Setup of alpha:
Design ALU_ft, start of the top module:
module ALU_ft (
    input              clk,
    input              rst,
    input      [31:0]  A,
    input      [31:0]  B,
    input      [2:0]   ALUControl,
    output reg [31:0]  Result,
    output reg         Zero,
    output reg         Carry,
    output reg         OverFlow,
    output reg         Negative,
    output reg         fault_detected_out
);
Size in the first run: roughly 100 flip-flops, roughly 110 I/O pins.
clock: 3.86 ns
lec_check: 0
abc_area: 1
cap_margin: 30
core_margin: 2
core_utilization: 72
cts_cluster_diameter: 188
cts_cluster_size: 95
place_density: 0.82
slew_margin: 30
tns_end_percent: 5
run.sh (not shown) runs the stock make flow with config.mk's settings and CLKGATE_MAP_FILE=.
The final report for alpha shows a completed flow and a layout that fails verification, specifically negative setup slack.
> inputs changed (alpha -> beta)
# alpha
export LEC_CHECK = 0
export ABC_AREA = 1
export CAP_MARGIN = 30
export CORE_MARGIN = 2
export CORE_UTILIZATION = 72
export CTS_CLUSTER_DIAMETER = 188
export CTS_CLUSTER_SIZE = 95
export PLACE_DENSITY = 0.82
export SLEW_MARGIN = 30
export TNS_END_PERCENT = 5
create_clock -name core_clock -period 3.86 [get_ports {clk}]
# beta
export LEC_CHECK = 0
export CAP_MARGIN = 30
export CORE_MARGIN = 2
export CORE_UTILIZATION = 65
export CTS_CLUSTER_DIAMETER = 213
export CTS_CLUSTER_SIZE = 33
export SLEW_MARGIN = 30
create_clock -name core_clock -period 4.85 [get_ports {clk}]
## What came out
- Across beta and alpha, no clean finish was achieved.
- In beta relative to alpha, multi-input gate area in the final layout had gone up by more than 10%.
- [diff] clock power, beta relative to alpha: improvement
- Design area grows by more than 10% when moving from alpha to beta.
- beta against alpha: area growth from synthesis to final layout higher; wire length saw an increase; first-pass GRT wire length now sits higher.
### beta -> gamma
# beta
export LEC_CHECK = 0
export CAP_MARGIN = 30
export CORE_MARGIN = 2
export CORE_UTILIZATION = 65
export CTS_CLUSTER_DIAMETER = 213
export CTS_CLUSTER_SIZE = 33
export SLEW_MARGIN = 30
create_clock -name core_clock -period 4.85 [get_ports {clk}]
# gamma
export LEC_CHECK = 0
export CAP_MARGIN = 30
export CORE_MARGIN = 2
export CORE_UTILIZATION = 25
export SLEW_MARGIN = 30
create_clock -name core_clock -period 5.66 [get_ports {clk}]
==> results <==
gamma finished end to end and its layout was clean on timing, DRC and antenna.
The design area of gamma is lower than that of beta.
gamma vs beta: power in the clock group down by more than 10%
Compared with beta, first-pass GRT wire length in gamma increased slightly.
Compared to beta, gamma has DRC violation total after the first TritonRoute iteration about 37% lower.
Diff beta..gamma | worst hold slack | negligible
gamma: count of plain and timing-repair buffers in the layout lower than beta
Headroom to the max-slew limit: gamma < beta
Diff beta -> gamma | final cell count | up by more than 10%
Setup slack: higher on gamma
Between gamma and beta, it is gamma whose met3 wire length is lower, by 3.7 mm.
Setup changes, gamma to delta
# gamma
export LEC_CHECK = 0
export CAP_MARGIN = 30
export CORE_MARGIN = 2
export CORE_UTILIZATION = 25
export SLEW_MARGIN = 30
create_clock -name core_clock -period 5.66 [get_ports {clk}]
# delta
export LEC_CHECK = 0
export CAP_MARGIN = 20
export CORE_MARGIN = 2
export CORE_UTILIZATION = 66
export SLEW_MARGIN = 20
create_clock -name core_clock -period 4.87 [get_ports {clk}]
==> comparison <==
- Relative to gamma, total design power has increased by 29% in delta.
- Relative to gamma, the final cell area reported for delta is higher.
- Changes observed in delta relative to gamma: global-route wire length before repair rose about 1.3%, switching share of total power rose 1.5 points.
- No crash in delta: every stage finished, but the layout fails its final checks due to negative setup slack.
- Clock skew, gamma and delta, higher one = delta.
- Measured against delta, the number of cells after detailed placement of gamma comes out at 1.15 times the reference value.
- Between gamma and delta, diode insertion count for antenna repair is lower for gamma, delta comes in above that.
- Wire length on met3, gamma and delta: lower on gamma
- delta packs its core tighter than gamma.
## Diff of input files: epsilon against delta
# delta
export LEC_CHECK = 0
export CAP_MARGIN = 20
export CORE_MARGIN = 2
export CORE_UTILIZATION = 66
export SLEW_MARGIN = 20
create_clock -name core_clock -period 4.87 [get_ports {clk}]
# epsilon
export LEC_CHECK = 0
export CAP_MARGIN = 30
export CELL_PAD_IN_SITES_GLOBAL_PLACEMENT = 0
export CORE_MARGIN = 2
export CORE_UTILIZATION = 65
export MAX_ROUTING_LAYER = met4
export PLACE_DENSITY = 0.62
export SLEW_MARGIN = 30
create_clock -name core_clock -period 4.96 [get_ports {clk}]
- The flow completed for epsilon, but it is not clean: the layout still shows negative setup slack.
- Non-clock buffer count grows by a few percent when moving from delta to epsilon.
- Launch point of the worst path = ALUControl[2]: epsilon; launch point of the worst path = A[12]: delta
- Re worst slack on hold paths: delta and epsilon aren't equal, and the lower value belongs to epsilon.
- Data arrival time of the critical path, delta and epsilon: higher on epsilon

========
ALU_ft again, from the RTL that the note above started with.
make LEC_CHECK=0 ABC_AREA=1 CAP_MARGIN=30 CELL_PAD_IN_SITES_GLOBAL_PLACEMENT=0 CORE_ASPECT_RATIO=0.53 CORE_MARGIN=2 CORE_UTILIZATION=72 CTS_CLUSTER_DIAMETER=234 CTS_CLUSTER_SIZE=75 MAX_ROUTING_LAYER=met4 PLACE_DENSITY_LB_ADDON=0.12 SETUP_SLACK_MARGIN=0.87 SLEW_MARGIN=30 finish   # period 3.08 ns
The baseline aborted during clock tree synthesis on DPL-0038.
Change:
- ABC_AREA: 1 -> default
- CELL_PAD_IN_SITES_GLOBAL_PLACEMENT: 0 -> default
- CORE_ASPECT_RATIO: 0.53 -> default
- CORE_UTILIZATION: 72 -> 40
- CTS_CLUSTER_DIAMETER: 234 -> default
- CTS_CLUSTER_SIZE: 75 -> default
- MAX_ROUTING_LAYER: met4 -> default
- PLACE_DENSITY_LB_ADDON: 0.12 -> default
- SETUP_SLACK_MARGIN: 0.87 -> default
- clock period: 3.08 -> 6.0 ns (I/O delays scaled with it)
=>
- The new run finished with timing, DRC and antenna clean
- synthesized cell count goes down by a quarter to a third
- die size goes up by well over a third
- synthesized area goes up by a few percent
Change:
- ABC_AREA: default -> 1
- CELL_PAD_IN_SITES_GLOBAL_PLACEMENT: default -> 2
- CORE_ASPECT_RATIO: default -> 0.5
- CORE_UTILIZATION: 40 -> 37
- CTS_CLUSTER_DIAMETER: default -> 332
- CTS_CLUSTER_SIZE: default -> 89
- GPL_ROUTABILITY_DRIVEN: default -> 0
- TNS_END_PERCENT: default -> 15
Effect:
- non-clock buffer count is lower by 93
- global-route usage is lower by 4.4 points
- worst hold slack loses 0.018 ns
Change:
- ABC_AREA: 1 -> default
- CAP_MARGIN: 30 -> 40
- CORE_ASPECT_RATIO: 0.5 -> default
- CORE_UTILIZATION: 37 -> 40
- CTS_CLUSTER_DIAMETER: 332 -> default
- CTS_CLUSTER_SIZE: 89 -> default
- GPL_ROUTABILITY_DRIVEN: 0 -> default
- GPL_TIMING_DRIVEN: default -> 0
- HOLD_SLACK_MARGIN: default -> 0.25
- MIN_ROUTING_LAYER: default -> met2
- TNS_END_PERCENT: 15 -> 25
Effect: This time the run did not get past global routing, error GRT-0116; die size came out lower by 4.2%; synthesized cell count came out lower by about 23%; area after synthesis came out higher by about 4%.
No activity file was given, so power comes from the tool's default toggle rates.
